**flow/design.v**
```verilog
module MUX2x1(input Sel, input [31:0] A, B, output [31:0] O);
    assign O = (Sel)? B:A;
endmodule
module MUX3x1(input [1:0] Sel, input [31:0] A, B, C, output [31:0] O);
    assign O = (Sel[1])? C:(Sel[0]? B:A);
endmodule
module ALU(out_sig, zero, a, b, alu_ct);
  output reg [31:0]out_sig;
  output zero;
  input [31:0]a;
  input [31:0]b;
  input [3:0]alu_ct;
  assign zero = (out_sig==0);
  always @ ( alu_ct, a, b) begin
	case ( alu_ct)
	0: out_sig <= a & b;  
	1: out_sig <= a | b;   
	2: out_sig <= a + b;  
	6: out_sig <= a - b;  
	default: out_sig <= 0;  
	endcase
   end
endmodule
module alu_control( ALUCtl, ALUOp, FuncCode);
   input [1:0] ALUOp;
   input [3:0] FuncCode;
   output reg [3:0]ALUCtl;
   always @ (ALUOp, FuncCode) begin
   if (ALUOp==2'b00)  
     ALUCtl <= 2;  
   else if(ALUOp==2'b01) 
       ALUCtl <= 6;  
   else if (ALUOp==2'b10)
      begin
      case(FuncCode)              
	   0: ALUCtl <= 2;  
	   8: ALUCtl <= 6;  
	   7: ALUCtl <= 0;  
	   6: ALUCtl <= 1;  
	   default: ALUCtl <=15;  
       endcase
      end
   else ALUCtl <=15;
   end
endmodule
module IMM_GEN(sign_ex_imm, inst);
   input [31:0]inst;
   output reg [31:0]sign_ex_imm;
   wire [6:0]opcode;
   assign opcode = inst[6:0]; 
   always @ (inst)
   begin
   case (opcode)
	7'd03: sign_ex_imm <= { {20{inst[31]}}, inst[31:20]}; 
	7'd35: sign_ex_imm  <= { {20{inst[31]}}, inst[31:25], inst[11:7]};  
	7'd99: sign_ex_imm  <= { {19{inst[31]}}, inst[31], inst[7],
                                    inst[30:25], inst[11:8], 1'b0}; 
	default: sign_ex_imm <= 32'b0;
   endcase
   end
endmodule
module REGISTER_FILE( input [4:0] Read_Reg1,
                      input [4:0] Read_Reg2,
                      input [4:0] Write_Reg,
                      input [31:0] Write_Data,
                      input Reset,
                      input Clk,
                      input RegWrite,
                      output [31:0] Read_Data1,
                      output [31:0] Read_Data2
                     );
reg [31:0] R [15:0];
integer ind;
assign Read_Data1 = (Read_Reg1[3:0] == 4'd0) ? 32'b0 : R[Read_Reg1[3:0]];
assign Read_Data2 = (Read_Reg2[3:0] == 4'd0) ? 32'b0 : R[Read_Reg2[3:0]];
always @(posedge Clk)
begin
    if (Reset == 1)
    begin
        for (ind = 0; ind < 16; ind = ind + 1)
            if (ind != 14)
                R[ind] <= 32'b0;
            else
                R[ind] <= 32'h1000;
    end
    else if (RegWrite == 1 && Write_Reg[3:0] != 4'd0)       
        R[Write_Reg[3:0]] <= Write_Data;
end
endmodule
module CONTROL(input [6:0] Opcode, input clk, rst, 
    output reg [1:0] PCSource, ALUOp, ALUSrcB, ALUSrcA,
    output reg PCWriteCond, PCWrite, IorD, MemRead, MemWrite,
        Mem2Reg, IRWrite, RegWrite);
    integer Step;
    always@(posedge clk)
    if(rst) begin 
        {PCSource, ALUOp, ALUSrcB,PCWriteCond, PCWrite, IorD, 
            MemRead, MemWrite, Mem2Reg, IRWrite, ALUSrcA, RegWrite} <= 0;
        Step <= 1;
    end
    else begin
        if (Step == 1)
	    begin
                PCSource <= 0;
                ALUOp <= 0;
                ALUSrcA <= 0;
                ALUSrcB <= 1;
                PCWriteCond <= 0;
                PCWrite <= 1;
                IorD <= 0;
                MemRead <= 1;
                MemWrite <= 0;
                Mem2Reg <= 0;
                IRWrite <= 1;
                RegWrite <= 0;
            end
        else if (Step == 2)
	    begin
                ALUSrcA <= 2;
                ALUSrcB <= 2;
                PCWrite <= 0;
                MemRead <= 0;
                IRWrite <= 0;
            end
        else if (Step == 3)
	    casex(Opcode[6:4])
                3'b0?0: begin
                    ALUSrcA <= 1;
                    ALUSrcB <= 2;
                    ALUOp <= 0;
                end
                3'b011: begin
                    ALUSrcA <= 1;
                    ALUSrcB <= 0;
                    ALUOp <= 2;
                end
                3'b110: begin
                    PCSource <= 1;
                    PCWriteCond <= 1;
                    ALUSrcA <= 1;
                    ALUSrcB <= 0;
                    ALUOp <= 1;
                end
            endcase
        else if (Step == 4)
	    begin
            PCWriteCond <= 0;
	    casex(Opcode[6:4])
                3'b000: begin
                    MemRead <= 1;
                    IorD <= 1;
                end
                3'b010: begin
                    MemWrite <= 1;
                    IorD <= 1;
                end
                3'b011: begin
                    RegWrite <= 1;
                    Mem2Reg <= 0;
                end
            endcase
            end
        else if (Step == 5)
	    begin
            MemWrite <= 0;
            RegWrite <= 0;
	    if(Opcode[6:4] == 3'b000) begin
                RegWrite <= 1;
                Mem2Reg <= 1;
            end
            end
        if (Step == 5) Step <= 1;
        else Step <= Step + 1;
    end
endmodule
module CONNECTED
    (
    input clk, rst,
    input [31:0] mem_rdata,
    output [31:0] mem_addr, mem_wdata,
    output mem_we, mem_re
    );
    wire pc_sel, pc_write_cond, pc_write, I_or_D, mem_read, mem_write,
        mem_to_reg, IR_write, reg_write, alu_zero_out, and_or;
    wire [3:0] alu_ctl;
    wire [31:0] read_data1, read_data2, write_data, imm_out_val, alu_input_A,
        alu_input_B, alu_out_signal, read_mem_data, pc_in, mem_address;
    wire [1:0] pc_src, alu_op, alu_src_B, alu_src_A;
    reg [31:0] pc_out, pc_old, instruction, mem_data_reg, A, B, ALUOut;
    MUX2x1 mux_I_or_D(I_or_D, pc_out, ALUOut, mem_address);
    assign mem_addr = mem_address;
    assign mem_wdata = B;
    assign mem_we = mem_write;
    assign mem_re = mem_read;
    assign read_mem_data = mem_rdata;
    MUX2x1 mux_mem_to_reg(mem_to_reg, ALUOut, mem_data_reg, write_data);
    REGISTER_FILE register_file(instruction[19:15], instruction[24:20], instruction[11:7], write_data, 
        rst, clk , reg_write, read_data1, read_data2);
    IMM_GEN imm_gen(imm_out_val, instruction);
    MUX3x1 mux_alu_input_A(alu_src_A, pc_out, A, pc_old, alu_input_A);
    MUX3x1 mux_alu_input_B(alu_src_B, B, 32'h4, imm_out_val, alu_input_B);
    ALU alu(alu_out_signal, alu_zero_out,alu_input_A, alu_input_B, alu_ctl);
    MUX2x1 muxPCSource(pc_src[0], alu_out_signal, ALUOut, pc_in);
    and(and_or, alu_zero_out, pc_write_cond);
    or(pc_sel, and_or, pc_write);
    CONTROL control(instruction[6:0], clk, rst, pc_src, alu_op, alu_src_B, alu_src_A,
        pc_write_cond, pc_write, I_or_D, mem_read, mem_write,
        mem_to_reg, IR_write, reg_write);
    alu_control aluControl(alu_ctl, alu_op, {instruction[30], instruction[14:12]});
    always@(posedge clk)
    if (rst) begin
        pc_out <= 0;
        pc_old <= 0;
        instruction <= 0;
        mem_data_reg <= 0;
        A <= 0;
        B <= 0;
        ALUOut <= 0;
    end
    else begin
        if(pc_sel) pc_out <= pc_in;
        if(IR_write) begin
            instruction <= read_mem_data;
            pc_old <= pc_out;
        end
        mem_data_reg <= read_mem_data;
        A <= read_data1;
        B <= read_data2;
        ALUOut <= alu_out_signal;
    end
endmodule
```
**flow/run.sh**
```bash
#!/bin/bash
# the make line also repeats each setting of config.mk as NAME=value (left out here)
make -C /OpenROAD-flow-scripts/flow DESIGN_CONFIG=/design/flow/config.mk WORK_HOME=/design/flow/orfs CLKGATE_MAP_FILE= finish
```
**flow/config.mk**
```make
export PLATFORM = sky130hd
export DESIGN_NAME = CONNECTED
export DESIGN_NICKNAME = CONNECTED
export VERILOG_FILES = /design/flow/design.v
export SDC_FILE = /design/flow/constraint.sdc
export NUM_CORES = 4
export LEC_CHECK = 0
export CAP_MARGIN = 20
export CORE_ASPECT_RATIO = 0.98
export CORE_MARGIN = 2
export CORE_UTILIZATION = 71
export CTS_CLUSTER_DIAMETER = 219
export CTS_CLUSTER_SIZE = 57
export GPL_ROUTABILITY_DRIVEN = 1
export HOLD_SLACK_MARGIN = 0.13
export PLACE_DENSITY_LB_ADDON = 0.01
export SETUP_SLACK_MARGIN = -0.28
export SLEW_MARGIN = 20
export TNS_END_PERCENT = 30
```
**flow/constraint.sdc**
```tcl
create_clock -name core_clock -period 4.75 [get_ports {clk}]
set_input_delay 0.9500 -clock core_clock [delete_from_list [all_inputs] [get_ports {clk}]]
set_output_delay 0.9500 -clock core_clock [all_outputs]
set_load 0.01 [all_outputs]
```
==> results.tsv, run 1 <==
stage	metric	value	unit
cts	hold_buffers	0	
synth	yosysMostFrequentCell	nor2_1	
synth	edf_count	512	
synth	syn_area_per_cell	11.9	um^2
synth	yosysUniqueCellTypes	88	
floorplan	initCoreUtil	72.1	%
synth	ys_sh_mux	22.0	%
floorplan	row_count	86	
synth	ys.warnings.count	6	
synth	common_cells	nor2_1 (744), edfxtp_1 (512), mux4_2 (320)	
floorplan	core-area	0.0564	mm^2
placed_design	gp_congestion	0.976	
synth	ys.flops	782	
synth	xor_area_share	1.27	%
synth	synthTopLogicFamily	multiplexers	
floorplan	fp.dieW	246	um
placed_design	dpl.hpwl	111000	um
synth	ys_area	0.0406	mm^2
synth	synth.largest_area_cell	edfxtp_1	
synth	ys_sh_aoi	6.97	%
synth	ys_seq_share	51.1	%
status	lastStage	5_1_grt	
cts	root_buffer	clkbuf_16	
synth	synthTopCellsByArea	edfxtp_1 (38%), mux4_2 (18%), dfxtp_1 (13%)	
floorplan	die_y	241	um
placed_design	io_buffers	99	
synth	synth_top_area_share	37.8	%
cts	cts_buffer_depth	3	
status	outcome	stopped before the end	
synth	syn_area	0.0406	mm^2
synth	ys_async_sr_fraction	0	%
synth	synthCells	3413	
cts	clock-sinks	782	
floorplan	die_area	0.0592	mm^2
cts	cts_htree_levels	1	
synth	synth_top_flop_cell	edfxtp_1	
synth	simple_gate_share	14.3	%
placed_design	numPlacedInstances	4415	
floorplan	io_pins	100	
synth	ys_cells	3413	
synth	adder_share	1.39	%
cts	numCtsBuffers	17	
per-stage QoR:
stage | TNS (ns) | setup slack [ns] | utilization (%) | area, um^2
2_1_floorplan | -9.01 | -0.288 | - | 40900
3_3_place_gp | -29.45 | -0.927 | 79.9 | 45100
3_5_place_dp | -31.63 | -1.16 | 79.9 | 45100
4_1_cts | -14.55 | -0.483 | 81.8 | 46100
timing repair:
item,in CTS
resized,118
endpoints found under the setup margin,34
pin swaps,38
setup buffers,14
cloned,3
==> run 2, diff against run 1 <==
ABC_AREA = 1   (was default)
CORE_ASPECT_RATIO = 0.99   (was 0.98)
CORE_UTILIZATION = 40   (was 71)
CTS_CLUSTER_DIAMETER = 265   (was 219)
CTS_CLUSTER_SIZE = default   (was 57)
GPL_ROUTABILITY_DRIVEN = 0   (was 1)
HOLD_SLACK_MARGIN = default   (was 0.13)
PLACE_DENSITY = 0.6   (was default)
PLACE_DENSITY_LB_ADDON = default   (was 0.01)
SETUP_SLACK_MARGIN = 0.53   (was -0.28)
SLEW_MARGIN = 0   (was 20)
TNS_END_PERCENT = default   (was 30)
clock period = 8.0 ns   (was 4.75 ns; I/O delays follow)
==> run 2 against run 1 <==
  * The run now finishes clean
  * Synthesized area is 2.1% higher
  * Synthesized cell count is 54% higher
  * Die area grew 80%
==> results.tsv, run 2 <==
stage	metric	value	unit	change
placed_design	io_buffers	99		unchanged
synth	ys_async_sr_fraction	0	%	unchanged
floorplan	initCoreUtil	40.4	%	-32 points
setup_path	path_buffers	3		
global_route	grt.total_usage	29.2	%	
final_timing	fin_crit_sh	80.8	%	
setup_path	cpPeakStageDelay	0.54	ns	
power_and_ir_drop	maxPowerGroup	combinational logic		
floorplan	fp.dieW	328	um	+33%
global_route	antenna_found_initial	4		
setup_path	reg2reg_to	pc_out[25]		
synth	synth_top_area_share	37.1	%	-0.76 points
cts	root_buffer	clkbuf_16		
final_timing	hold_slack	0.467	ns	
power_and_ir_drop	vdd_drop_max	0.000204	V	
power_and_ir_drop	pg_clk	3.91	mW	
global_route	grt_max_degree	202		
floorplan	die_area	0.106	mm^2	+80%
drt	dr.pass1.iters	6		
power_and_ir_drop	clockPowerShare	26.0	%	
synth	syn_area_per_cell	7.87	um^2	-34%
final_timing	final-hold-violation-count	0		
synth	synth.largest_area_cell	edfxtp_1		
finish	final_core_util	45.2	%	
synth	ys.warnings.count	6		unchanged
setup_path	endpoint	pc_out[25]		
synth	ys_sh_aoi	19.2	%	+12 points
power_and_ir_drop	leakage	18.0	nW	
setup_path	reg2reg_depth	30		
setup_path	ff2ff_setup_slack	1.54	ns	
min_path	min_to	control.Step[0]		
drt	drtIter0Drc	5468		
power_and_ir_drop	p_seq_share	33.7	%	
synth	common_cells	nor2_1 (948), o21ai_0 (814), nand2_1 (716)		
flow_run	warning_count	43		
synth	ys_sh_mux	0.459	%	-22 points
synth	ys_seq_share	50.1	%	-1.0 points
setup_path	crit_slowest_cell	nand2_2		
drt	via_count	38839		
final_timing	finalSetupTns	0	ns	
synth	ys_area	0.0415	mm^2	+2.1%
drt	drc_errors	0		
final_timing	timing.final.max_slew_violations	0		
setup_path	arrival	7.06	ns	
synth	adder_share	1.19	%	-0.20 points
power_and_ir_drop	p_per_area	324	mW/mm^2	
flow_run	cap_violations	0		
setup_path	critPathKind	register to register		
cts	numCtsBuffers	83		+66
cts	hold_buffers	0		unchanged
status	outcome	complete, no violations		
finish	synthToLayoutAreaGrowth	12.0	%	
setup_path	cp-startpoint	control.ALUSrcB[1]		
synth	ys.flops	782		unchanged
power_and_ir_drop	swShare	42.4	%	
power_and_ir_drop	pg_comb	6.06	mW	
power_and_ir_drop	p_sw	6.38	mW	
drt	vias_per_cell	5.85		
cts	cts_tree	done		
floorplan	core-area	0.103	mm^2	+82%
drt	ant_nets	0		
synth	syn_area	0.0415	mm^2	+2.1%
final_timing	skew	0.0323	ns	
cts	cts_resized	0		-100%
drt	wire_per_inst	24.1	um	
setup_path	cp.depth	30		
cts	clk_pin_slew	0.07	ns	
setup_path	cpMostUsedCell	nand3_1		
finish	n_fill_cell	10098		
placed_design	dpl.hpwl	98200	um	-11%
synth	edf_count	512		unchanged
floorplan	row_count	117		+36%
setup_path	cp-end-kind	register		
finish	layout.nets	5277		
synth	xor_area_share	0.781	%	-0.49 points
setup_path	critical_path_peak_fanout	32		
setup_path	cpLargestDelayFamily	simple AND/OR/NAND/NOR gates		
synth	synthTopLogicFamily	simple AND/OR/NAND/NOR gates		
final_timing	grt_setup_unrepaired	false		
drt	drt_wl_total	160000	um	
global_route	gr-total-overflow	0		
final_timing	max_slew_margin	25.9	%	
setup_path	crit_path_start_kind	register		
global_route	grt_pass1_vias	35489		
cts	cts_htree_levels	3		+2
synth	synth_top_flop_cell	edfxtp_1		
cts	clock-sinks	782		unchanged
synth	yosysMostFrequentCell	nor2_1		
min_path	hold_path_class	register to register		
synth	yosysUniqueCellTypes	52		-41%
power_and_ir_drop	power	15.0	mW	
power_and_ir_drop	p_seq	5.08	mW	
power_and_ir_drop	internal-power	8.67	mW	
final_timing	period_needed	6.46	ns	
final_timing	fin_ws	1.54	ns	
cts	clock_latency	0.67	ns	
synth	synthTopCellsByArea	edfxtp_1 (37%), dfxtp_1 (13%), o21ai_0 (9.8%)		
final_timing	max_freq	155	MHz	
final_timing	worst_slew_pin_slew	1.11	ns	
min_path	worstHoldPathCells	1		
synth	synthCells	5268		+54%
final_timing	setup_violations	0		
setup_path	worstReg2RegStart	control.ALUSrcB[1]		
global_route	grt_first_pass_wirelength	233000	um	
setup_path	required	8.60	ns	
floorplan	io_pins	100		unchanged
floorplan	die_y	324	um	+35%
cts	cts_buffer_depth	3		unchanged
synth	ys_cells	5268		+54%
cts	post_cts_buffers	0		-14
placed_design	post-place-ws	1.76	ns	+2.92 ns
power_and_ir_drop	combPwrFrac	40.3	%	
synth	simple_gate_share	20.3	%	+6.0 points
min_path	min_from	control.Step[0]		
[run 2: layout make-up]
class / instances / area (um^2) / area share (%)
flip-flops and latches: 782 / 20800 / 44.8
repair buffers: 204 / 1810 / 3.90
inverters: 470 / 1770 / 3.81
diodes: 1 / 2.50 / 0.00539
clock inverters: 43 / 428 / 0.921
well taps: 1368 / 1710 / 3.68
clock buffers: 113 / 2280 / 4.91
multi-input cells: 3663 / 17600 / 38.0
[run 2: metal layers]
layer	up-vias	part of all wire [%]	wire length [um]	track usage, %
li1	17628	-	-	-
met1	18343	39	62200	38.7
met2	2351	44	71000	45.2
met3	511	11	17400	5.53
met4	6	5.7	9110	15.7
met5	-	0.024	38	0
[run 2: stage by stage]
stage | cells | cell area, um^2
floorplan | 5299 | 41600
global placement | 6487 | 43700
detailed placement | 6487 | 43700
CTS | 6643 | 46500
global route | 6643 | 46500
finish | 6644 | 46500
==> run 3, diff against run 2 <==
ABC_AREA = default   (was 1)
CORE_ASPECT_RATIO = 0.98   (was 0.99)
CORE_MARGIN = 7   (was 2)
CORE_UTILIZATION = 38   (was 40)
CTS_CLUSTER_DIAMETER = default   (was 265)
GPL_ROUTABILITY_DRIVEN = 1   (was 0)
HOLD_SLACK_MARGIN = 0.13   (was default)
PLACE_DENSITY = default   (was 0.6)
PLACE_DENSITY_LB_ADDON = 0.01   (was default)
SETUP_SLACK_MARGIN = 2.45   (was 0.53)
SLEW_MARGIN = 20   (was 0)
TNS_END_PERCENT = 30   (was default)
clock period = 12.5 ns   (was 8.0 ns; I/O delays follow)
==> run 3 against run 2 <==
  * Largest cell class unchanged
  * Flip-flop count unchanged
  * Count of clock-buffer cells in the layout up 10
  * First-iteration DRC count down 45%
  * Global-route usage down 2.7 points
  * Clock skew about the same
  * Critical endpoint is now pc_out[24]
  * Core utilization down 1.4 points
  * Synthesized area down 2.0%
  * Synthesized cell count down 35%
  * Register-to-register slack better by 3.8 ns
==> results.tsv, run 3 <==
stage	metric	value	unit	change
synth	ys_area	0.0406	mm^2	-2.0%
synth	synth.largest_area_cell	edfxtp_1		
cts	hold_buffers	0		unchanged
finish	design_area	0.0464	mm^2	-0.16%
drt	ant_nets	0		unchanged
setup_path	cpPeakStageDelay	0.78	ns	+0.24 ns
placed_design	post-place-ws	5.47	ns	+3.71 ns
cts	cts_htree_levels	3		unchanged
synth	synthCells	3413		-35%
drt	drc_errors	0		unchanged
drt	wire_per_inst	32.0	um	+33%
floorplan	initCoreUtil	38.4	%	-2.0 points
synth	syn_area	0.0406	mm^2	-2.0%
floorplan	fp.dieW	344	um	+5.1%
finish	final_core_util	43.8	%	-1.4 points
setup_path	crit_slowest_cell	dfxtp_1		
setup_path	reg2reg_to	pc_out[24]		
cts	cts_tree	done		
final_timing	max_freq	139	MHz	-10%
setup_path	cpLargestDelayFamily	simple AND/OR/NAND/NOR gates		
cts	cts_buffer_depth	3		unchanged
finish	synthToLayoutAreaGrowth	14.2	%	
synth	xor_area_share	1.27	%	+0.49 points
setup_path	endpoint	pc_out[24]		
power_and_ir_drop	leakage	15.3	nW	-15%
global_route	gr-total-overflow	0		unchanged
min_path	hold_path_class	register to register		
flow_run	cap_violations	0		unchanged
drt	via_count	29688		-24%
setup_path	required	13.06	ns	+4.46 ns
global_route	grt_max_degree	79		-61%
synth	ys_sh_aoi	6.97	%	-12 points
synth	edf_count	512		unchanged
final_timing	worst_slew_pin_slew	1.17	ns	+0.0597 ns
finish	final_cells	4910		-26%
power_and_ir_drop	internal-power	5.99	mW	-31%
synth	ys_seq_share	51.1	%	+1.0 points
final_timing	fin_crit_sh	57.5	%	-23 points
floorplan	die_area	0.116	mm^2	+9.4%
setup_path	crit_path_start_kind	register		
setup_path	critical_path_peak_fanout	30		-6.3%
drt	vias_per_cell	6.05		+3.4%
power_and_ir_drop	clockPowerShare	28.1	%	+2.1 points
placed_design	dpl.hpwl	96500	um	-1.7%
power_and_ir_drop	p_seq	3.25	mW	-36%
floorplan	io_pins	100		unchanged
global_route	antenna_found_initial	10		+6
global_route	grt_pass1_vias	29075		-18%
placed_design	numPlacedInstances	4739		-27%
setup_path	critical_path.cell_chain	mux2i_1, nor3_1, o311ai_0, nor4bb_1, buf_4, nand3_1, or3_1, a21oi_1, a21oi_1, ha_1, nand2_1, nor3_1, o211ai_1, nand3_1, nand2_1, o41ai_1, o31a_1, and3_1, nand2_2, o311ai_1		
final_timing	grt_setup_unrepaired	false		
global_route	grt.total_usage	26.6	%	-2.7 points
power_and_ir_drop	vdd_drop_max	0.000209	V	+2.6%
synth	ys_cells	3413		-35%
global_route	grt_first_pass_wirelength	222000	um	-4.9%
cts	cts_resized	0		unchanged
cts	numCtsBuffers	93		+12%
power_and_ir_drop	pg_comb	3.84	mW	-37%
synth	ys_async_sr_fraction	0	%	unchanged
synth	simple_gate_share	14.3	%	-6.0 points
power_and_ir_drop	maxPowerGroup	combinational logic		
setup_path	ff2ff_setup_slack	5.31	ns	+3.78 ns
power_and_ir_drop	p_seq_share	33.0	%	-0.7 points
power_and_ir_drop	p_sw	3.88	mW	-39%
final_timing	fin_ws	5.31	ns	+3.78 ns
final_timing	finalSetupTns	0	ns	unchanged
synth	yosysUniqueCellTypes	88		+69%
final_timing	setup_violations	0		unchanged
synth	synth_top_flop_cell	edfxtp_1		
placed_design	gp_congestion	0.915		
synth	adder_share	1.39	%	+0.20 points
status	outcome	complete, no violations		
final_timing	final-hold-violation-count	0		unchanged
placed_design	io_buffers	99		unchanged
drt	dr.pass1.iters	6		unchanged
finish	n_fill_cell	9787		-3.1%
setup_path	arrival	7.75	ns	+0.69 ns
power_and_ir_drop	swShare	39.3	%	-3.1 points
setup_path	cp-end-kind	register		
setup_path	cp.depth	20		-33%
synth	ys.warnings.count	6		unchanged
min_path	worstHoldPathCells	2		+1
finish	layout.nets	3527		-33%
synth	synthTopCellsByArea	edfxtp_1 (38%), mux4_2 (18%), dfxtp_1 (13%)		
synth	common_cells	nor2_1 (744), edfxtp_1 (512), mux4_2 (320)		
synth	synthTopLogicFamily	multiplexers		
final_timing	max_slew_margin	21.9	%	-4.1 points
synth	synth_top_area_share	37.8	%	+0.76 points
cts	clk_pin_slew	0.06	ns	about the same
cts	root_buffer	clkbuf_16		
power_and_ir_drop	power	9.87	mW	-34%
final_timing	period_needed	7.19	ns	+0.724 ns
cts	clock-sinks	782		unchanged
cts	clock_latency	0.68	ns	about the same
flow_run	warning_count	31		-28%
min_path	min_to	control.PCWriteCond		
setup_path	critPathKind	register to register		
floorplan	row_count	118		+0.85%
drt	drt_wl_total	157000	um	-1.8%
placed_design	place_area	0.0433	mm^2	-1.0%
drt	drtIter0Drc	3027		-45%
power_and_ir_drop	combPwrFrac	39.0	%	-1.3 points
synth	syn_area_per_cell	11.9	um^2	+51%
synth	ys.flops	782		unchanged
final_timing	hold_slack	0.469	ns	+0.00202 ns
floorplan	die_y	338	um	+4.1%
synth	ys_sh_mux	22.0	%	+22 points
power_and_ir_drop	pg_clk	2.77	mW	-29%
cts	post_cts_buffers	0		unchanged
min_path	min_from	control.PCWriteCond		
setup_path	cp-startpoint	instruction[5]		
floorplan	core-area	0.106	mm^2	+3.0%
final_timing	skew	0.0324	ns	+0.0000498 ns
synth	yosysMostFrequentCell	nor2_1		
setup_path	reg2reg_depth	20		-33%
setup_path	worstReg2RegStart	instruction[5]		
final_timing	timing.final.max_slew_violations	0		unchanged
setup_path	path_buffers	1		-2
power_and_ir_drop	p_per_area	213	mW/mm^2	-34%
-- run 3: layout make-up --
| type | count | area, um^2 | share of cell area (%) |
|---|---|---|---|
| flip-flops and latches | 782 | 20800 | 44.9 |
| multi-input cells | 2359 | 19000 | 40.9 |
| clock buffers | 123 | 2560 | 5.52 |
| well taps | 1380 | 1730 | 3.72 |
| repair buffers | 193 | 1700 | 3.67 |
| clock inverters | 46 | 526 | 1.13 |
| inverters | 25 | 93.8 | 0.202 |
| diodes | 2 | 5.00 | 0.0108 |
-- run 3: metal layers --
layer	track usage [%]	share of wire, %
met1	38.1	44
met2	41.9	46
met3	4.02	6.8
met4	8.04	3.1
met5	0	0.0083
==> run 4, diff against run 3 <==
ABC_AREA = 1   (was default)
CELL_PAD_IN_SITES_DETAIL_PLACEMENT = 2   (was default)
CORE_ASPECT_RATIO = 1.55   (was 0.98)
CORE_MARGIN = 5   (was 7)
CORE_UTILIZATION = 27   (was 38)
CTS_CLUSTER_SIZE = 91   (was default)
GPL_ROUTABILITY_DRIVEN = 0   (was 1)
GPL_TIMING_DRIVEN = 0   (was default)
PLACE_DENSITY_LB_ADDON = 0.22   (was 0.01)
==> run 4 against run 3 <==
  * Synthesized area up 2.1%
  * Final cell count up 54%
  * Non-clock buffer count up 310
  * Flip-flop count unchanged
  * Largest power group unchanged
  * Critical path type unchanged
  * Total power up 4.6%
  * Design area up 3.9%
  * Largest cell class unchanged
  * Sequential power down 2%
  * Clock skew up 0.0023 ns
==> results.tsv, run 4 <==
stage	metric	value	unit	change
final_timing	max_freq	138	MHz	-0.77%
drt	drc_errors	0		unchanged
placed_design	post-place-ws	5.68	ns	+0.213 ns
global_route	grt_max_degree	27		-66%
floorplan	io_pins	100		unchanged
cts	cts_tree	done		
synth	yosysMostFrequentCell	nor2_1		
floorplan	fp.dieW	325	um	-5.7%
cts	cts_resized	0		unchanged
cts	clock_latency	0.72	ns	+0.04 ns
synth	synth_top_flop_cell	edfxtp_1		
cts	cts_buffer_depth	3		unchanged
final_timing	worst_slew_pin_slew	1.28	ns	+0.105 ns
power_and_ir_drop	p_per_area	214	mW/mm^2	+0.69%
global_route	grt_pass1_vias	46860		+61%
synth	syn_area	0.0415	mm^2	+2.1%
final_timing	final-hold-violation-count	0		unchanged
placed_design	numPlacedInstances	7407		+56%
power_and_ir_drop	leakage	18.2	nW	+19%
setup_path	crit_path_start_kind	register		
setup_path	ff2ff_setup_slack	5.26	ns	-0.06 ns
cts	cts_htree_levels	3		unchanged
setup_path	crit_slowest_cell	nor2_1		
floorplan	row_count	179		+52%
floorplan	die_area	0.162	mm^2	+39%
final_timing	skew	0.0346	ns	+0.00228 ns
final_timing	hold_slack	0.500	ns	+0.0303 ns
setup_path	critPathKind	register to register		
final_timing	fin_ws	5.26	ns	-0.0559 ns
placed_design	io_buffers	99		unchanged
setup_path	worstReg2RegStart	instruction[13]		
synth	syn_area_per_cell	7.87	um^2	-34%
min_path	min_to	control.Step[3]		
status	outcome	complete, no violations		
flow_run	warning_count	32		+3.2%
power_and_ir_drop	maxPowerGroup	combinational logic		
drt	dr.pass1.iters	8		+2
global_route	gr-total-overflow	0		unchanged
placed_design	place_area	0.0455	mm^2	+5.0%
cts	post_cts_buffers	0		unchanged
power_and_ir_drop	p_seq	3.18	mW	-2%
power_and_ir_drop	p_sw	4.82	mW	+24%
power_and_ir_drop	combPwrFrac	44.8	%	+5.8 points
synth	simple_gate_share	20.3	%	+6.0 points
synth	synth.largest_area_cell	edfxtp_1		
setup_path	cpLargestDelayFamily	simple AND/OR/NAND/NOR gates		
global_route	grt.total_usage	27.5	%	+0.89 points
setup_path	path_buffers	4		+3
synth	ys_area	0.0415	mm^2	+2.1%
setup_path	arrival	7.88	ns	+0.13 ns
finish	design_area	0.0482	mm^2	+3.9%
floorplan	core-area	0.153	mm^2	+45%
setup_path	endpoint	pc_out[7]		
final_timing	setup_violations	0		unchanged
final_timing	period_needed	7.24	ns	+0.0559 ns
setup_path	reg2reg_to	pc_out[7]		
final_timing	timing.final.max_slew_violations	0		unchanged
synth	ys.flops	782		unchanged
power_and_ir_drop	clockPowerShare	24.4	%	-3.7 points
synth	ys_sh_aoi	19.2	%	+12 points
synth	yosysUniqueCellTypes	52		-41%
power_and_ir_drop	pg_clk	2.52	mW	-9.0%
power_and_ir_drop	power	10.3	mW	+4.6%
setup_path	cp-startpoint	instruction[13]		
final_timing	max_slew_margin	15.0	%	-6.9 points
drt	drt_wl_total	232000	um	+48%
setup_path	cpMostUsedCell	nand2_1		
synth	ys_async_sr_fraction	0	%	unchanged
finish	final_core_util	31.5	%	-12 points
synth	xor_area_share	0.781	%	-0.49 points
cts	clk_pin_slew	0.07	ns	about the same
drt	vias_per_cell	5.71		-5.5%
final_timing	finalSetupTns	0	ns	unchanged
synth	synthTopCellsByArea	edfxtp_1 (37%), dfxtp_1 (13%), o21ai_0 (9.8%)		
finish	synthToLayoutAreaGrowth	16.2	%	
floorplan	die_y	498	um	+47%
synth	synthTopLogicFamily	simple AND/OR/NAND/NOR gates		
synth	edf_count	512		unchanged
power_and_ir_drop	internal-power	5.50	mW	-8.2%
synth	synth_top_area_share	37.1	%	-0.76 points
floorplan	initCoreUtil	27.1	%	-11 points
drt	drtIter0Drc	3599		+19%
setup_path	reg2reg_depth	29		+45%
setup_path	cpPeakStageDelay	0.83	ns	+0.05 ns
power_and_ir_drop	p_seq_share	30.8	%	-2.2 points
finish	final_cells	7568		+54%
synth	adder_share	1.19	%	-0.20 points
flow_run	cap_violations	0		unchanged
drt	via_count	43224		+46%
final_timing	grt_setup_unrepaired	false		
cts	root_buffer	clkbuf_16		
synth	common_cells	nor2_1 (948), o21ai_0 (814), nand2_1 (716)		
setup_path	required	13.14	ns	+0.08 ns
synth	ys_seq_share	50.1	%	-1.0 points
setup_path	critical_path_peak_fanout	10		-67%
global_route	grt_first_pass_wirelength	325000	um	+46%
min_path	worstHoldPathCells	2		unchanged
cts	clock-sinks	782		unchanged
setup_path	cp.depth	29		+45%
setup_path	cp-end-kind	register		
cts	numCtsBuffers	80		-14%
drt	ant_nets	0		unchanged
min_path	min_from	control.Step[3]		
power_and_ir_drop	pg_comb	4.62	mW	+20%
synth	ys_cells	5268		+54%
min_path	hold_path_class	register to register		
drt	wire_per_inst	30.7	um	-4.0%
cts	hold_buffers	0		unchanged
finish	layout.nets	5573		+58%
final_timing	fin_crit_sh	57.9	%	+0.45 points
synth	ys.warnings.count	6		unchanged
synth	synthCells	5268		+54%
synth	ys_sh_mux	0.459	%	-22 points
placed_design	dpl.hpwl	182000	um	+88%
power_and_ir_drop	swShare	46.7	%	+7.4 points
global_route	antenna_found_initial	24		+14
power_and_ir_drop	vdd_drop_max	0.000109	V	-48%
-- run 4: cell type report --
cell class                 count  area, um^2
sequential                   782       20800
fill                       17780      105000
inverter                     470        1760
tap                         1991        2490
buffer                       384        1570
timing repair buffer         119        1340
clock buffer                  98        2180
antenna                       11        27.5
multi-input combinational   3663       17600
clock inverter                50         473
-- run 4: routing by layer --
layer	up-vias	global-route usage, %	routed length [um]
li1	18254	-	-
met1	21364	25.6	74300
met2	2381	48.8	114000
met3	1211	6.01	15600
met4	14	27.1	28200
met5	-	0	95
==> run 5, diff against run 4 <==
ABC_AREA = default   (was 1)
CELL_PAD_IN_SITES_DETAIL_PLACEMENT = default   (was 2)
CORE_ASPECT_RATIO = 1.96   (was 1.55)
CORE_MARGIN = 2   (was 5)
CORE_UTILIZATION = 38   (was 27)
CTS_CLUSTER_SIZE = default   (was 91)
GPL_ROUTABILITY_DRIVEN = default   (was 0)
GPL_TIMING_DRIVEN = default   (was 0)
HOLD_SLACK_MARGIN = default   (was 0.13)
PLACE_DENSITY_LB_ADDON = default   (was 0.22)
SETUP_SLACK_MARGIN = default   (was 2.45)
TNS_END_PERCENT = default   (was 30)
clock period = 4.99 ns   (was 12.5 ns; I/O delays follow)
==> run 5 against run 4 <==
  * Now fails the layout checks on negative setup slack
  * Critical endpoint is now pc_out[29]
  * Highest routed layer unchanged
  * Sequential power rose by 150%
  * Synthesized cell count fell by 35%
  * Count of clock-buffer cells in the layout fell by 6
  * Core utilization rose by 15 points
==> results.tsv, run 5 <==
stage	metric	value	unit	change
setup_path	cp-startpoint	instruction[5]		
flow_run	cap_violations	0		unchanged
setup_path	critPathKind	register to register		
drt	drt_wl_total	149000	um	-36%
global_route	use_met1	28.2	%	+2.6 points
finish	final_cells	5191		-31%
placed_design	dpl.hpwl	101000	um	-44%
floorplan	row_count	168		-6.1%
setup_path	cpPeakStageDelay	0.37	ns	-0.46 ns
synth	common_cells	nor2_1 (744), edfxtp_1 (512), mux4_2 (320)		
final_timing	worst_slew_pin_slew	1.11	ns	-0.164 ns
synth	synthTopLogicFamily	multiplexers		
status	violatedChecks	negative setup slack		
synth	ys.warnings.count	6		unchanged
cts	root_buffer	clkbuf_16		
setup_path	cpLargestDelayFamily	simple AND/OR/NAND/NOR gates		
cts	cts_buffer_depth	3		unchanged
setup_path	ff2ff_setup_slack	-0.63	ns	-5.89 ns
global_route	grt_use_met3	4.06	%	-2.0 points
synth	ys_sh_mux	22.0	%	+22 points
drt	drc_errors	0		unchanged
finish	final_core_util	46.0	%	+15 points
synth	ys_cells	3413		-35%
drt	drtIter0Drc	2803		-22%
setup_path	crit_path_start_kind	register		
final_timing	finalSetupTns	-18.66	ns	-18.66 ns
synth	ys_area	0.0406	mm^2	-2.0%
floorplan	die_y	462	um	-7.3%
setup_path	critical_path_peak_fanout	6		-4
cts	hold_buffers	0		unchanged
power_and_ir_drop	maxPowerGroup	combinational logic		
floorplan	initCoreUtil	38.1	%	+11 points
synth	ys_sh_aoi	6.97	%	-12 points
power_and_ir_drop	p_sw	10.4	mW	+120%
finish	comb_area	0.0195	mm^2	+11%
power_and_ir_drop	p_seq	7.94	mW	+150%
status	outcome	complete, but fails checks		
synth	synth.largest_area_cell	edfxtp_1		
final_timing	max_slew_margin	25.9	%	+11 points
synth	ys.flops	782		unchanged
final_timing	timing.final.max_slew_violations	0		unchanged
power_and_ir_drop	swShare	39.0	%	-7.7 points
setup_path	endpoint	pc_out[29]		
setup_path	crit_slowest_cell	dfxtp_4		
power_and_ir_drop	pg_comb	13.1	mW	+180%
global_route	gr-total-overflow	0		unchanged
global_route	grt_util_met2	48.6	%	-0.21 points
global_route	grt.total_usage	27.0	%	-0.46 points
global_route	grt_pass1_vias	31602		-33%
synth	synthCells	3413		-35%
synth	adder_share	1.39	%	+0.20 points
floorplan	die_area	0.110	mm^2	-32%
cts	clock_latency	0.67	ns	-0.05 ns
final_timing	skew	0.0360	ns	+0.00136 ns
setup_path	cp.depth	28		-3.4%
power_and_ir_drop	combPwrFrac	49.1	%	+4.3 points
power_and_ir_drop	vdd_drop_max	0.000642	V	+490%
power_and_ir_drop	p_per_area	544	mW/mm^2	+150%
synth	yosysUniqueCellTypes	88		+69%
power_and_ir_drop	leakage	16.9	nW	-7.4%
floorplan	fp.dieW	238	um	-27%
synth	synth_top_flop_cell	edfxtp_1		
placed_design	gp_congestion	1.00		
power_and_ir_drop	clockPowerShare	21.2	%	-3.2 points
synth	synth_top_area_share	37.8	%	+0.76 points
global_route	top_usage_layer	met2		
min_path	min_to	control.MemWrite		
global_route	antenna_found_initial	7		-71%
global_route	grt_max_degree	131		+390%
synth	simple_gate_share	14.3	%	-6.0 points
drt	wire_per_inst	28.7	um	-6.6%
drt	ant_nets	0		unchanged
synth	syn_area	0.0406	mm^2	-2.0%
setup_path	reg2reg_depth	28		-3.4%
synth	ys_seq_share	51.1	%	+1.0 points
cts	cts_htree_levels	3		unchanged
cts	clk_pin_slew	0.07	ns	about the same
floorplan	io_pins	100		unchanged
flow_run	warning_count	40		+25%
finish	layout.nets	3845		-31%
floorplan	core-area	0.107	mm^2	-30%
global_route	grt_first_pass_wirelength	213000	um	-34%
cts	numCtsBuffers	69		-14%
final_timing	period_needed	5.62	ns	-1.62 ns
power_and_ir_drop	pg_clk	5.65	mW	+120%
finish	n_fill_cell	9708		-45%
setup_path	reg2reg_to	pc_out[29]		
final_timing	setup_violations	33		+33
drt	vias_per_cell	5.95		+4.2%
synth	ys_async_sr_fraction	0	%	unchanged
cts	clock-sinks	782		unchanged
placed_design	numPlacedInstances	5039		-32%
finish	regArea	0.0208	mm^2	+0.21%
synth	xor_area_share	1.27	%	+0.49 points
setup_path	worstReg2RegStart	instruction[5]		
finish	synthToLayoutAreaGrowth	20.6	%	
power_and_ir_drop	internal-power	16.3	mW	+200%
power_and_ir_drop	power	26.7	mW	+160%
drt	via_count	30898		-29%
min_path	worstHoldPathCells	2		unchanged
final_timing	max_freq	178	MHz	+29%
synth	yosysMostFrequentCell	nor2_1		
final_timing	final-hold-violation-count	0		unchanged
setup_path	path_buffers	9		+5
setup_path	required	5.49	ns	-7.65 ns
min_path	min_from	control.MemWrite		
min_path	hold_path_class	register to register		
power_and_ir_drop	p_seq_share	29.8	%	-1.0 points
drt	dr.pass1.iters	6		-2
setup_path	cpMostUsedCell	buf_4		
final_timing	fin_crit_sh	113	%	+55 points
synth	syn_area_per_cell	11.9	um^2	+51%
setup_path	cp-end-kind	register		
setup_path	arrival	6.12	ns	-1.76 ns
final_timing	fin_ws	-0.634	ns	-5.89 ns
placed_design	io_buffers	99		unchanged
synth	edf_count	512		unchanged
final_timing	grt_setup_unrepaired	true		
synth	synthTopCellsByArea	edfxtp_1 (38%), mux4_2 (18%), dfxtp_1 (13%)		
cts	cts_tree	done		
## run 5: through the flow
step / instance area, um^2 / hold slack [ns] / setup slack, ns
finish: 49000 / 0.488 / -0.634
global placement: 45900 / 0.473 / -1.03
global route: 49000 / 0.519 / -0.752
CTS: 48600 / 0.492 / -0.509
floorplan: 40900 / 0.435 / -0.0292
detailed placement: 45900 / 0.473 / -1.15
## run 5: layout make-up
| class | count | area share [%] |
|---|---|---|
| tap | 1360 | 3.47 |
| sequential | 782 | 42.5 |
| inverter | 25 | 0.192 |
| multi-input combinational | 2359 | 39.8 |
| timing repair buffer | 535 | 9.33 |
| clock inverter | 34 | 0.889 |
| antenna | 4 | 0.0204 |
| clock buffer | 92 | 3.78 |
## run 5: routing by layer
metal / vias to the layer above / wire [um]
li1: 13379 / -
met1: 15375 / 48600
met2: 1582 / 76500
met3: 556 / 9990
met4: 6 / 13700
met5: - / 36
## run 5: timing repair
item	4_1_cts	5_1_grt
setup buffers	9	9
pin swaps	26	53
resized	103	66
setup endpoints to repair	41	39
cloned	3	1
==> run 6, diff against run 5 <==
CAP_MARGIN = 5   (was 20)
CORE_ASPECT_RATIO = 1.11   (was 1.96)
CORE_UTILIZATION = 64   (was 38)
CTS_CLUSTER_DIAMETER = 223   (was default)
CTS_CLUSTER_SIZE = 24   (was default)
GPL_TIMING_DRIVEN = 1   (was default)
HOLD_SLACK_MARGIN = -0.09   (was default)
MIN_ROUTING_LAYER = met1   (was default)
PLACE_DENSITY_LB_ADDON = 0.13   (was default)
SETUP_SLACK_MARGIN = -0.47   (was default)
TNS_END_PERCENT = 65   (was default)
clock period = 7.01 ns   (was 4.99 ns; I/O delays follow)
==> run 6 against run 5 <==
  * Now clean on timing, DRC and antenna
  * Via count grew 2.0%
  * Sequential share of layout area grew 5.1 points
  * Critical endpoint is now pc_out[24]
  * Worst setup slack gained 0.86 ns
  * Sequential power shrank 28%
  * Wire length shrank 4.6%
  * Synthesized area is the same
  * First-iteration DRC count grew 86%
  * Total power shrank 44%
  * Non-clock buffer count shrank 329
  * Critical path depth shrank 9
  * Maximum frequency shrank 17%
  * Design area shrank 11%
==> results.tsv, run 6 <==
stage	metric	value	unit	change
drt	drt_wl_total	142000	um	-4.6%
setup_path	reg2reg_to	pc_out[24]		
synth	ys.warnings.count	6		unchanged
setup_path	cp-end-kind	register		
global_route	grt_max_degree	131		unchanged
synth	synthTopLogicFamily	multiplexers		
synth	ys_sh_mux	22.0	%	unchanged
cts	post_cts_buffers	0		-9
floorplan	io_pins	100		unchanged
power_and_ir_drop	leakage	14.4	nW	-15%
synth	synth.largest_area_cell	edfxtp_1		
finish	final_core_util	69.5	%	+24 points
floorplan	die_y	269	um	-42%
final_timing	fin_crit_sh	96.8	%	-16 points
flow_run	warning_count	37		-7.5%
drt	wire_per_inst	33.2	um	+16%
cts	root_buffer	clkbuf_16		
finish	final_cells	4275		-18%
setup_path	cpPeakStageDelay	0.66	ns	+0.29 ns
setup_path	critical_path.cell_chain	nand2b_1, nand3_1, o22a_1, and3_1, nand3_1, nor3_1, o21ai_0, a31oi_1, ha_1, a21oi_1, o31ai_1, or4b_1, a211oi_2, o21ai_0, xnor2_1, a21oi_2, and4_4, nand2_2, o311ai_1		
power_and_ir_drop	power	15.0	mW	-44%
final_timing	timing.final.max_slew_violations	0		unchanged
final_timing	hold_slack	0.495	ns	+0.00757 ns
setup_path	critPathKind	register to register		
floorplan	core-area	0.0630	mm^2	-41%
floorplan	row_count	97		-42%
min_path	worstHoldPathCells	2		unchanged
setup_path	endpoint	pc_out[24]		
final_timing	setup_violations	0		-100%
placed_design	gp_congestion	1.00		+0.35%
setup_path	crit_slowest_cell	dfxtp_1		
cts	cts_buffer_depth	3		unchanged
synth	synth_top_flop_cell	edfxtp_1		
cts	cts_tree	done		
synth	yosysUniqueCellTypes	88		unchanged
placed_design	numPlacedInstances	4213		-16%
setup_path	cpLargestDelayFamily	simple AND/OR/NAND/NOR gates		
synth	ys_sh_aoi	6.97	%	unchanged
cts	numCtsBuffers	38		-45%
status	outcome	complete, no violations		
floorplan	fp.dieW	243	um	+2.4%
synth	common_cells	nor2_1 (744), edfxtp_1 (512), mux4_2 (320)		
power_and_ir_drop	p_seq_share	38.2	%	+8.4 points
setup_path	arrival	7.27	ns	+1.15 ns
synth	synthTopCellsByArea	edfxtp_1 (38%), mux4_2 (18%), dfxtp_1 (13%)		
finish	design_area	0.0438	mm^2	-11%
setup_path	required	7.50	ns	+2.01 ns
setup_path	crit_path_start_kind	register		
synth	synthCells	3413		unchanged
synth	yosysMostFrequentCell	nor2_1		
global_route	grt_pass1_vias	30956		-2.0%
setup_path	cp-startpoint	instruction[6]		
synth	simple_gate_share	14.3	%	unchanged
synth	synth_top_area_share	37.8	%	unchanged
placed_design	dpl.hpwl	89200	um	-12%
finish	synthToLayoutAreaGrowth	7.70	%	
synth	ys_seq_share	51.1	%	unchanged
cts	cts_resized	0		-100%
placed_design	post-place-ws	0.373	ns	+1.52 ns
power_and_ir_drop	p_sw	6.15	mW	-41%
placed_design	io_buffers	99		unchanged
final_timing	finalSetupTns	0	ns	+18.66 ns
global_route	grt_first_pass_wirelength	205000	um	-4.0%
synth	ys_area	0.0406	mm^2	unchanged
global_route	gr-total-overflow	0		unchanged
global_route	grt.total_usage	43.0	%	+16 points
power_and_ir_drop	clockPowerShare	16.7	%	-4.5 points
power_and_ir_drop	maxPowerGroup	combinational logic		
min_path	min_from	control.PCWriteCond		
drt	via_count	31528		+2.0%
flow_run	cap_violations	0		unchanged
min_path	hold_path_class	register to register		
drt	drtIter0Drc	5223		+86%
power_and_ir_drop	p_seq	5.73	mW	-28%
setup_path	reg2reg_depth	19		-32%
final_timing	skew	0.0445	ns	+0.00850 ns
setup_path	critical_path_peak_fanout	30		+24
finish	layout.nets	3485		-9.4%
drt	vias_per_cell	7.37		+24%
final_timing	worst_slew_pin_slew	1.05	ns	-0.0596 ns
synth	syn_area_per_cell	11.9	um^2	unchanged
final_timing	final-hold-violation-count	0		unchanged
final_timing	max_slew_margin	29.8	%	+3.9 points
setup_path	path_buffers	0		-9
synth	adder_share	1.39	%	unchanged
drt	dr.pass1.iters	8		+2
setup_path	ff2ff_setup_slack	0.22	ns	+0.86 ns
synth	edf_count	512		unchanged
power_and_ir_drop	swShare	41.0	%	+2.0 points
setup_path	worstReg2RegStart	instruction[6]		
cts	hold_buffers	0		unchanged
final_timing	fin_ws	0.223	ns	+0.857 ns
cts	cts_htree_levels	2		-1
synth	syn_area	0.0406	mm^2	unchanged
power_and_ir_drop	internal-power	8.84	mW	-46%
final_timing	period_needed	6.79	ns	+1.16 ns
power_and_ir_drop	pg_comb	6.75	mW	-48%
setup_path	cp.depth	19		-32%
drt	ant_nets	0		unchanged
floorplan	initCoreUtil	64.5	%	+26 points
cts	clk_pin_slew	0.11	ns	+0.04 ns
cts	clock-sinks	782		unchanged
synth	ys_cells	3413		unchanged
cts	clock_latency	0.62	ns	-0.05 ns
floorplan	die_area	0.0655	mm^2	-40%
synth	xor_area_share	1.27	%	unchanged
synth	ys_async_sr_fraction	0	%	unchanged
placed_design	place_area	0.0427	mm^2	-7.1%
synth	ys.flops	782		unchanged
min_path	min_to	control.PCWriteCond		
final_timing	max_freq	147	MHz	-17%
power_and_ir_drop	combPwrFrac	45.1	%	-4.0 points
power_and_ir_drop	vdd_drop_max	0.000347	V	-46%
power_and_ir_drop	p_per_area	343	mW/mm^2	-37%
power_and_ir_drop	pg_clk	2.51	mW	-56%
drt	drc_errors	0		unchanged
global_route	antenna_found_initial	12		+5
==> run 6: area by class of cell <==
cell class | instances | area, um^2
well taps | 841 | 1050
flip-flops and latches | 782 | 20800
clock inverters | 2 | 20.0
clock buffers | 57 | 1040
fillers | 4179 | 19200
multi-input cells | 2359 | 18900
diodes | 3 | 7.51
repair buffers | 206 | 1820
inverters | 25 | 93.8
==> run 6: layer usage <==
metal  global-route usage (%)  vias up  wire length, um
met5                        0        -               71
li1                         -    12603                -
met4                     24.1       10             9860
met1                     55.1    15222            46200
met2                     67.8     2987            66000
met3                     10.6      706            19800
==> run 7, diff against run 6 <==
CAP_MARGIN = 20   (was 5)
CORE_ASPECT_RATIO = default   (was 1.11)
CORE_UTILIZATION = 40   (was 64)
CTS_CLUSTER_DIAMETER = default   (was 223)
CTS_CLUSTER_SIZE = default   (was 24)
GPL_TIMING_DRIVEN = default   (was 1)
HOLD_SLACK_MARGIN = default   (was -0.09)
MIN_ROUTING_LAYER = default   (was met1)
PLACE_DENSITY = 0.6   (was default)
PLACE_DENSITY_LB_ADDON = default   (was 0.13)
SETUP_SLACK_MARGIN = default   (was -0.47)
TNS_END_PERCENT = default   (was 65)
clock period = 7.66 ns   (was 7.01 ns; I/O delays follow)
==> run 7 against run 6 <==
  * Wire length is 3.3% lower
  * Via count is 5.8% lower
  * Critical path depth up 1
  * Core utilization decreased by 24 points
  * Count of clock-buffer cells in the layout rose by 63
  * Highest routed layer unchanged
  * Sequential share of layout area is 2.4 points lower
  * Largest power group unchanged
  * Register-to-register slack better by 0.49 ns
  * Total power rose by 3.0%
  * Final cell count up 14%
==> results.tsv, run 7 <==
stage	metric	value	unit	change
drt	wire_per_inst	28.1	um	-15%
floorplan	io_pins	100		unchanged
synth	synthCells	3413		unchanged
power_and_ir_drop	vdd_drop_max	0.000340	V	-2.0%
drt	num_antenna_cells	0		-3
floorplan	die_y	323	um	+20%
power_and_ir_drop	combPwrFrac	38.9	%	-6.2 points
global_route	grt_max_degree	131		unchanged
cts	clock_latency	0.65	ns	+0.03 ns
global_route	grt.total_usage	26.2	%	-17 points
setup_path	cpMostUsedCell	nor2_1		
synth	ys_sh_mux	22.0	%	unchanged
setup_path	reg2reg_depth	20		+1
cts	post_cts_buffers	0		unchanged
drt	dr.pass1.iters	5		-3
synth	synthTopLogicFamily	multiplexers		
synth	synth_top_flop_cell	edfxtp_1		
min_path	worstHoldPathCells	2		unchanged
cts	clock-sinks	782		unchanged
cts	clk_pin_slew	0.06	ns	-0.05 ns
cts	numCtsBuffers	83		+120%
setup_path	cp-startpoint	instruction[5]		
synth	syn_area	0.0406	mm^2	unchanged
floorplan	core-area	0.100	mm^2	+59%
placed_design	dpl.hpwl	85600	um	-4.0%
min_path	min_from	control.PCWriteCond		
finish	synthToLayoutAreaGrowth	13.4	%	
final_timing	setup_violations	0		unchanged
global_route	grt_pass1_vias	28786		-7.0%
cts	hold_buffers	0		unchanged
setup_path	cpLargestDelayFamily	simple AND/OR/NAND/NOR gates		
synth	yosysUniqueCellTypes	88		unchanged
global_route	antenna_found_initial	7		-5
cts	cts_tree	done		
finish	layout.nets	3520		+1.0%
synth	simple_gate_share	14.3	%	unchanged
flow_run	cap_violations	0		unchanged
drt	drt_wl_total	137000	um	-3.3%
final_timing	fin_ws	0.715	ns	+0.492 ns
power_and_ir_drop	pg_comb	6.00	mW	-11%
finish	final_core_util	45.9	%	-24 points
placed_design	io_buffers	99		unchanged
global_route	grt_first_pass_wirelength	198000	um	-3.4%
power_and_ir_drop	p_seq_share	34.0	%	-4.2 points
cts	cts_resized	0		unchanged
floorplan	die_area	0.104	mm^2	+59%
floorplan	row_count	116		+20%
synth	ys.warnings.count	6		unchanged
final_timing	final-hold-violation-count	0		unchanged
synth	edf_count	512		unchanged
synth	adder_share	1.39	%	unchanged
final_timing	skew	0.0311	ns	-0.0134 ns
power_and_ir_drop	p_seq	5.25	mW	-8.4%
finish	final_cells	4873		+14%
floorplan	fp.dieW	323	um	+33%
final_timing	worst_slew_pin_slew	1.11	ns	+0.0568 ns
power_and_ir_drop	pg_clk	4.19	mW	+67%
synth	ys_sh_aoi	6.97	%	unchanged
setup_path	required	8.20	ns	+0.70 ns
power_and_ir_drop	p_per_area	335	mW/mm^2	-2.2%
placed_design	numPlacedInstances	4718		+12%
min_path	hold_path_class	register to register		
setup_path	arrival	7.48	ns	+0.21 ns
drt	via_count	29696		-5.8%
power_and_ir_drop	clockPowerShare	27.2	%	+11 points
synth	common_cells	nor2_1 (744), edfxtp_1 (512), mux4_2 (320)		
flow_run	warning_count	33		-11%
cts	cts_htree_levels	3		+1
setup_path	critical_path_peak_fanout	30		unchanged
drt	wl_met1	53400	um	+16%
drt	ant_nets	0		unchanged
setup_path	critical_path.cell_chain	mux2i_1, nor3_1, a32oi_1, ha_1, nand3_1, nor4_1, nor2_1, xor2_1, ha_1, nor2_1, nor2b_1, nor2_1, nor4_1, a211o_1, nor3b_1, and4_1, and4_1, and4_4, nand2_2, o311ai_1		
final_timing	fin_crit_sh	90.7	%	-6.2 points
final_timing	grt_setup_unrepaired	false		
power_and_ir_drop	internal-power	9.55	mW	+8.0%
synth	xor_area_share	1.27	%	unchanged
synth	yosysMostFrequentCell	nor2_1		
finish	n_fill_cell	9114		+120%
synth	ys_area	0.0406	mm^2	unchanged
placed_design	post-place-ws	0.948	ns	+0.575 ns
setup_path	critPathKind	register to register		
synth	syn_area_per_cell	11.9	um^2	unchanged
power_and_ir_drop	leakage	15.2	nW	+5.7%
setup_path	crit_slowest_cell	nor4_1		
power_and_ir_drop	p_sw	5.89	mW	-4.1%
cts	root_buffer	clkbuf_16		
drt	vias_per_cell	6.09		-17%
setup_path	cp-end-kind	register		
drt	drc_errors	0		unchanged
setup_path	reg2reg_to	pc_out[26]		
drt	drtIter0Drc	3917		-25%
synth	synthTopCellsByArea	edfxtp_1 (38%), mux4_2 (18%), dfxtp_1 (13%)		
power_and_ir_drop	swShare	38.2	%	-2.8 points
drt	dr_wl_met2	65600	um	-0.54%
final_timing	period_needed	6.94	ns	+0.158 ns
synth	ys_async_sr_fraction	0	%	unchanged
setup_path	path_buffers	0		unchanged
setup_path	cpPeakStageDelay	0.87	ns	+0.21 ns
cts	cts_buffer_depth	3		unchanged
setup_path	worstReg2RegStart	instruction[5]		
final_timing	max_freq	144	MHz	-2.3%
status	outcome	complete, no violations		
setup_path	ff2ff_setup_slack	0.72	ns	+0.49 ns
setup_path	cp.depth	20		+1
final_timing	finalSetupTns	0	ns	unchanged
placed_design	gp_congestion	0.945		-5.9%
setup_path	endpoint	pc_out[26]		
final_timing	max_slew_margin	24.6	%	-5.2 points
final_timing	timing.final.max_slew_violations	0		unchanged
drt	wl_met3	13100	um	-34%
synth	synth_top_area_share	37.8	%	unchanged
synth	ys_seq_share	51.1	%	unchanged
power_and_ir_drop	maxPowerGroup	combinational logic		
floorplan	initCoreUtil	40.5	%	-24 points
min_path	min_to	control.PCWriteCond		
synth	synth.largest_area_cell	edfxtp_1		
global_route	gr-total-overflow	0		unchanged
setup_path	crit_path_start_kind	register		
drt	top_layer	met5		
synth	ys_cells	3413		unchanged
synth	ys.flops	782		unchanged
-- run 7: stage by stage --
step / instance area [um^2] / hold slack (ns) / total power [mW]
3_5_place_dp: 43300 / 0.471 / 11.2
2_1_floorplan: 40700 / 0.435 / 9.19
4_1_cts: 46100 / 0.481 / 15.4
6_report: 46100 / 0.479 / 15.4
3_3_place_gp: 43300 / 0.470 / 11.2
5_1_grt: 46100 / 0.495 / 16.1
-- run 7: routing by layer --
layer / vias up / GRT usage, %
li1: 12739 / -
met1: 14968 / 34.9
met2: 1673 / 42.8
met3: 312 / 4.96
met4: 4 / 9.47
met5: - / 0
-- run 7: final cells by class --
type                    count  area, um^2  area share, %
repair buffers            196        1750           3.80
clock buffers             120        2380           5.17
well taps                1357        1700           3.68
clock inverters            34         419          0.909
inverters                  25        93.8          0.204
multi-input cells        2359       18900           41.1
flip-flops and latches    782       20800           45.2
==> run 8, diff against run 7 <==
CORE_UTILIZATION = 68   (was 40)
CTS_CLUSTER_SIZE = 37   (was default)
PLACE_DENSITY = default   (was 0.6)
SETUP_SLACK_MARGIN = -0.37   (was default)
clock period = 5.16 ns   (was 7.66 ns; I/O delays follow)
==> run 8 against run 7 <==
  * Now fails the layout checks on negative setup slack
  * Critical endpoint is now pc_out[14]
  * Worst hold slack barely moved
  * Design area rose by 2.9%
  * First-iteration DRC count up 110%
  * Clock skew up 0.037 ns
  * Global-route usage increased by 29 points
  * Highest routed layer unchanged
  * Via count is 24% higher
  * Sequential power up about 50%
==> results.tsv, run 8 <==
stage	metric	value	unit	change
drt	ant_nets	0		unchanged
floorplan	die_area	0.0617	mm^2	-41%
drt	drt_wl_total	174000	um	+27%
finish	final_cells	4532		-7.0%
synth	adder_share	1.39	%	unchanged
synth	xor_area_share	1.27	%	unchanged
final_timing	finalSetupTns	-6.81	ns	-6.81 ns
min_path	min_to	control.MemWrite		
synth	ys_sh_aoi	6.97	%	unchanged
placed_design	dpl.hpwl	97200	um	+14%
power_and_ir_drop	p_sw	10.6	mW	+80%
finish	layout.nets	3758		+6.8%
synth	ys_area	0.0406	mm^2	unchanged
final_timing	timing.final.max_slew_violations	0		unchanged
setup_path	cpLargestDelayFamily	AND-OR/OR-AND gates		
synth	synth_top_area_share	37.8	%	unchanged
power_and_ir_drop	p_seq_share	30.2	%	-3.8 points
power_and_ir_drop	vdd_drop_max	0.000467	V	+38%
global_route	antenna_found_initial	27		+20
cts	clock_latency	0.69	ns	+0.04 ns
floorplan	row_count	89		-23%
cts	cts_buffer_depth	3		unchanged
synth	ys_async_sr_fraction	0	%	unchanged
cts	cts_htree_levels	3		unchanged
setup_path	ff2ff_setup_slack	-0.35	ns	-1.06 ns
setup_path	crit_slowest_cell	or3b_1		
min_path	worstHoldPathCells	2		unchanged
power_and_ir_drop	combPwrFrac	47.1	%	+8.2 points
finish	design_area	0.0474	mm^2	+2.9%
cts	clock-sinks	782		unchanged
setup_path	endpoint	pc_out[14]		
setup_path	cp-startpoint	instruction[5]		
final_timing	skew	0.0676	ns	+0.0365 ns
setup_path	cpMostUsedCell	buf_4		
floorplan	initCoreUtil	68.8	%	+28 points
flow_run	cap_violations	0		unchanged
synth	ys.flops	782		unchanged
final_timing	fin_ws	-0.348	ns	-1.06 ns
global_route	gr-total-overflow	0		unchanged
global_route	grt.total_usage	54.9	%	+29 points
final_timing	worst_slew_pin_slew	1.29	ns	+0.180 ns
flow_run	warning_count	35		+6.1%
cts	clk_pin_slew	0.06	ns	about the same
setup_path	required	5.65	ns	-2.55 ns
final_timing	period_needed	5.51	ns	-1.44 ns
synth	synthTopLogicFamily	multiplexers		
status	violatedChecks	negative setup slack		
final_timing	max_slew_margin	13.9	%	-11 points
synth	ys_seq_share	51.1	%	unchanged
drt	drtIter0Drc	8122		+110%
setup_path	reg2reg_to	pc_out[14]		
synth	synth.largest_area_cell	edfxtp_1		
setup_path	cp-end-kind	register		
synth	edf_count	512		unchanged
global_route	grt_pass1_vias	35925		+25%
power_and_ir_drop	swShare	40.8	%	+2.6 points
synth	synth_top_flop_cell	edfxtp_1		
drt	dr.pass1.iters	14		+9
floorplan	fp.dieW	248	um	-23%
synth	ys_sh_mux	22.0	%	unchanged
final_timing	max_freq	182	MHz	+26%
setup_path	cp.depth	25		+25%
cts	numCtsBuffers	79		-4.8%
min_path	min_from	control.MemWrite		
placed_design	gp_congestion	1.04		+9.7%
setup_path	critical_path_peak_fanout	11		-63%
finish	synthToLayoutAreaGrowth	16.8	%	
power_and_ir_drop	pg_comb	12.3	mW	+110%
setup_path	critPathKind	register to register		
drt	via_count	36856		+24%
final_timing	setup_violations	32		+32
power_and_ir_drop	pg_clk	5.92	mW	+41%
cts	cts_tree	done		
synth	yosysUniqueCellTypes	88		unchanged
synth	simple_gate_share	14.3	%	unchanged
status	outcome	complete, but fails checks		
setup_path	worstReg2RegStart	instruction[5]		
placed_design	numPlacedInstances	4368		-7.4%
placed_design	place_area	0.0444	mm^2	+2.6%
synth	ys_cells	3413		unchanged
power_and_ir_drop	leakage	16.4	nW	+7.8%
synth	yosysMostFrequentCell	nor2_1		
setup_path	cpPeakStageDelay	0.39	ns	-0.48 ns
synth	synthCells	3413		unchanged
synth	common_cells	nor2_1 (744), edfxtp_1 (512), mux4_2 (320)		
setup_path	arrival	5.99	ns	-1.49 ns
floorplan	io_pins	100		unchanged
cts	root_buffer	clkbuf_16		
cts	hold_buffers	0		unchanged
final_timing	fin_crit_sh	107	%	+16 points
final_timing	hold_slack	0.479	ns	-0.0000530 ns
drt	drc_errors	0		unchanged
drt	vias_per_cell	8.13		+33%
setup_path	reg2reg_depth	25		+25%
power_and_ir_drop	internal-power	15.4	mW	+61%
setup_path	crit_path_start_kind	register		
power_and_ir_drop	clockPowerShare	22.7	%	-4.5 points
synth	ys.warnings.count	6		unchanged
power_and_ir_drop	maxPowerGroup	combinational logic		
global_route	grt_first_pass_wirelength	245000	um	+24%
synth	synthTopCellsByArea	edfxtp_1 (38%), mux4_2 (18%), dfxtp_1 (13%)		
placed_design	io_buffers	99		unchanged
setup_path	path_buffers	6		+6
final_timing	final-hold-violation-count	0		unchanged
floorplan	die_y	248	um	-23%
placed_design	post-place-ws	-0.472	ns	-1.42 ns
floorplan	core-area	0.0590	mm^2	-41%
synth	syn_area_per_cell	11.9	um^2	unchanged
power_and_ir_drop	p_seq	7.85	mW	+50%
drt	wire_per_inst	38.5	um	+37%
min_path	hold_path_class	register to register		
power_and_ir_drop	p_per_area	549	mW/mm^2	+64%
global_route	grt_max_degree	74		-44%
synth	syn_area	0.0406	mm^2	unchanged
## run 8: final cells by class
type	count	area [um^2]
flip-flops and latches	782	20800
multi-input cells	2359	19300
fillers	2840	11600
repair buffers	438	3690
clock buffers	98	2110
well taps	773	967
clock inverters	46	464
inverters	25	93.8
diodes	11	27.5
## run 8: repair_timing
item                       CTS  global route
setup endpoints to repair   32            32
cloned                       0             2
buffers inserted             0             8
pin swaps                    0            27
resized                      7            80
## run 8: stage by stage
step / power [mW] / util [%]
detailed placement: 18.7 / 75.2
global route: 26.5 / 80.4
CTS: 24.8 / 79.6
global placement: 18.5 / 75.1
finish: 26.0 / 80.4
floorplan: 13.6 / -
## run 8: routing by layer
metal	vias to the layer above	GRT usage [%]	share of wire, %
li1	13234	-	-
met1	16810	62.4	28
met2	4929	78.5	41
met3	1847	28.0	19
met4	36	42.8	12
met5	-	2.01	0.24
Power is estimated from default activity; no workload was simulated.
